==> flow/design.v (excerpt) <==
module top(
        clk, reset, up, down, hsync, vsync, rgb, pmod_switch, pause_switch,
         MISO, SW, SS, MOSI, SCLK, LED, an, seg
    );
Size in the first run: ~1900 cells after synthesis, about 260 flip-flops, roughly 41 I/O pins, ~14000 sq um of cells after synthesis.
export LEC_CHECK = 0
export ABC_AREA = 1
export CAP_MARGIN = 20
export CORE_MARGIN = 2
export CORE_UTILIZATION = 72
export CTS_CLUSTER_SIZE = 15
export HOLD_SLACK_MARGIN = -0.09
export SETUP_SLACK_MARGIN = 0.46
export SLEW_MARGIN = 20
create_clock -name core_clock -period 2.96 [get_ports {clk}]
run.sh (not shown) runs the stock make flow with config.mk's settings and CLKGATE_MAP_FILE=.
The first run ran to the end with violations: negative setup slack.
Change:
Settings changed: ABC_AREA 1 to unset, CORE_UTILIZATION 72 to 64, CTS_CLUSTER_SIZE 15 to unset, HOLD_SLACK_MARGIN -0.09 to unset, SETUP_SLACK_MARGIN 0.46 to unset.
Clock period 2.96 ns to 5.14 ns, I/O delays scaled along.
Now the flow finished clean.
Final cell count goes down by 17%.
Synthesized area goes down by 0.89%.
Clock power goes down by 39%.
Change:
Settings changed: ABC_AREA set to 1, CORE_UTILIZATION 64 to 72, PLACE_DENSITY set to 0.37, SETUP_SLACK_MARGIN set to -0.15.
Clock period 5.14 ns to 2.84 ns, I/O delays scaled along.
With this change the flow finished but fails on negative setup slack.
Register-to-register slack degrades by 880 ps.
Sequential share of layout area went down by 1.8 points.
Sequential cell count does not change.
Wire length went up by about a fifth.
Die size went down by roughly a tenth.
Worst setup slack degrades by 880 ps.
Total power went up by well over a third.
Global-route usage went up by 7.6 points.
Cell count went up by about a fifth.
Non-clock buffer count went up by 64.
Change:
Settings changed: ABC_AREA 1 to unset, CORE_UTILIZATION 72 to 51, PLACE_DENSITY 0.37 to unset, SETUP_SLACK_MARGIN -0.15 to unset.
Clock period 2.84 ns to 5.12 ns, I/O delays scaled along.
The changed run finished clean.
Final cell count shrinks by 13%.
Maximum frequency went down by 32%.
Global-route usage falls by 12 points.
Final area fell by 4.0%.
Worst setup slack gains 920 ps.
Clock skew goes up by 3.6 ps.
Clock-buffer cell count falls by 5.
Register-to-register slack gains 920 ps.
Change:
Settings changed: ABC_AREA set to 1, CORE_UTILIZATION 51 to 72, CTS_CLUSTER_DIAMETER set to 207, PLACE_DENSITY set to 0.35.
Clock period 5.12 ns to 2.84 ns, I/O delays scaled along.
Result: The new run ran to the end with violations: negative setup slack; routed wire length rises by about 15%; worst setup slack got worse by 1100 ps; power went up by about 70%; area after synthesis climbs by about 0.9%.


Starting RTL as in the previous note.
==> flow/design.v (excerpt) <==
module top(
        clk, reset, up, down, hsync, vsync, rgb, pmod_switch, pause_switch,
         MISO, SW, SS, MOSI, SCLK, LED, an, seg
    );
clock: 3.0 ns
lec_check: 0
cap_margin: 25
cell_pad_in_sites_detail_placement: 0
core_aspect_ratio: 1.05
core_margin: 2
core_utilization: 32
cts_cluster_diameter: 155
gpl_routability_driven: 1
max_routing_layer: met4
min_routing_layer: met2
place_density_lb_addon: 0.09
slew_margin: 20
The first run finished with negative setup slack left.
Next try:
Settings changed: CAP_MARGIN 25 to 20, CELL_PAD_IN_SITES_DETAIL_PLACEMENT 0 to unset, CORE_ASPECT_RATIO 1.05 to unset, CORE_UTILIZATION 32 to 17, CTS_CLUSTER_DIAMETER 155 to unset, GPL_ROUTABILITY_DRIVEN 1 to unset, MAX_ROUTING_LAYER met4 to unset, MIN_ROUTING_LAYER met2 to unset, PLACE_DENSITY_LB_ADDON 0.09 to unset.
Clock period 3.0 ns to 13.7 ns, I/O delays scaled along.
Result: The new run completed with no timing, DRC or antenna violations. Final cell count came out higher by about 15%. First-iteration DRC count is lower by about 60%. Cell area drops by 5.5%. Routed wire length is lower by 16%. Worst setup slack gets better by 7.3 ns. Total power fell by about 80%. Synthesized cell count stays the same. Core utilization decreases by 20 points.
Next try:
Settings changed: ABC_AREA set to 1, CORE_UTILIZATION 17 to 72, PLACE_DENSITY set to 0.38.
Clock period 13.7 ns to 2.84 ns, I/O delays scaled along.
What happened: Now the flow reached the layout checks and failed them: negative setup slack. Global-route usage went up by 26 points. Non-clock buffer count rises by 66. Setup slack is worse by 7.2 ns. Final area hardly moves. Routed wire length goes up by 12%. Clock power came out higher to 4.8 times its value. First-iteration DRC count increases by 45%.
Next try:
Settings changed: CORE_UTILIZATION 72 to 70, CTS_CLUSTER_DIAMETER set to 28, PLACE_DENSITY 0.38 to unset, SETUP_SLACK_MARGIN set to 0.82.
Effect: The changed run stopped in 4_1_cts (DPL-0033). Die size goes up by 2.8%. Synthesized cell count is unchanged. Synthesized area is unchanged.


top again, from the RTL that the note above started with.
Design top, start of the top module:
module top(
        clk, reset, up, down, hsync, vsync, rgb, pmod_switch, pause_switch,
         MISO, SW, SS, MOSI, SCLK, LED, an, seg
    );
make LEC_CHECK=0 CAP_MARGIN=20 CORE_MARGIN=2 CORE_UTILIZATION=69 CTS_CLUSTER_DIAMETER=54 SETUP_SLACK_MARGIN=0.76 SLEW_MARGIN=20 finish   # period 7.06 ns
The baseline completed without violations.
Edit:
Settings changed: ABC_AREA from default to 1, PLACE_DENSITY_LB_ADDON from default to 0.29.
Clock period 7.06 ns to 6.62 ns, I/O delays scaled along.
After rerunning:
- The new run produced a clean layout
- setup slack gains 0.057 ns
- synthesized cell count grows by 19%
- utilization is higher by 0.26 points
- critical path depth goes up by 4
- count of clock-buffer cells in the layout rises by 4
- sequential cell count stays the same
- final cell count climbs by 17%
- global-route usage increases by 1.2 points
Edit:
Settings changed: CORE_UTILIZATION 69 to 72, CTS_CLUSTER_DIAMETER 54 to default, PLACE_DENSITY_LB_ADDON 0.29 to default, SETUP_SLACK_MARGIN 0.76 to 0.46.
Clock period 6.62 ns to 3.11 ns, I/O delays scaled along.
Via count is higher by 5.5%.
Non-clock buffer count is higher by 57.
Die area is lower by 4.1%.
Worst setup slack is worse by 2.6 ns.
Core utilization is higher by 7.5 points.
Maximum frequency is higher by 33%.
Edit:
Settings changed: CTS_CLUSTER_DIAMETER from default to 355, CTS_CLUSTER_SIZE from default to 14, PLACE_DENSITY_LB_ADDON from default to 0.01, SETUP_SLACK_MARGIN 0.46 to default.
Clock period 3.11 ns to 2.84 ns, I/O delays scaled along.
=> The changed run produced a layout that fails on negative setup slack; design area came out lower slightly; worst setup slack degrades by 0.26 ns; sequential power increases by roughly a tenth; clock power came out lower by about a fifth; global-route usage decreases by 0.33 points; synthesized cell count stays the same; sequential share of layout area increases by 0.54 points; count of clock-buffer cells in the layout shrinks by 11; cell count hardly moves.
Power and IR drop assume default switching activity.
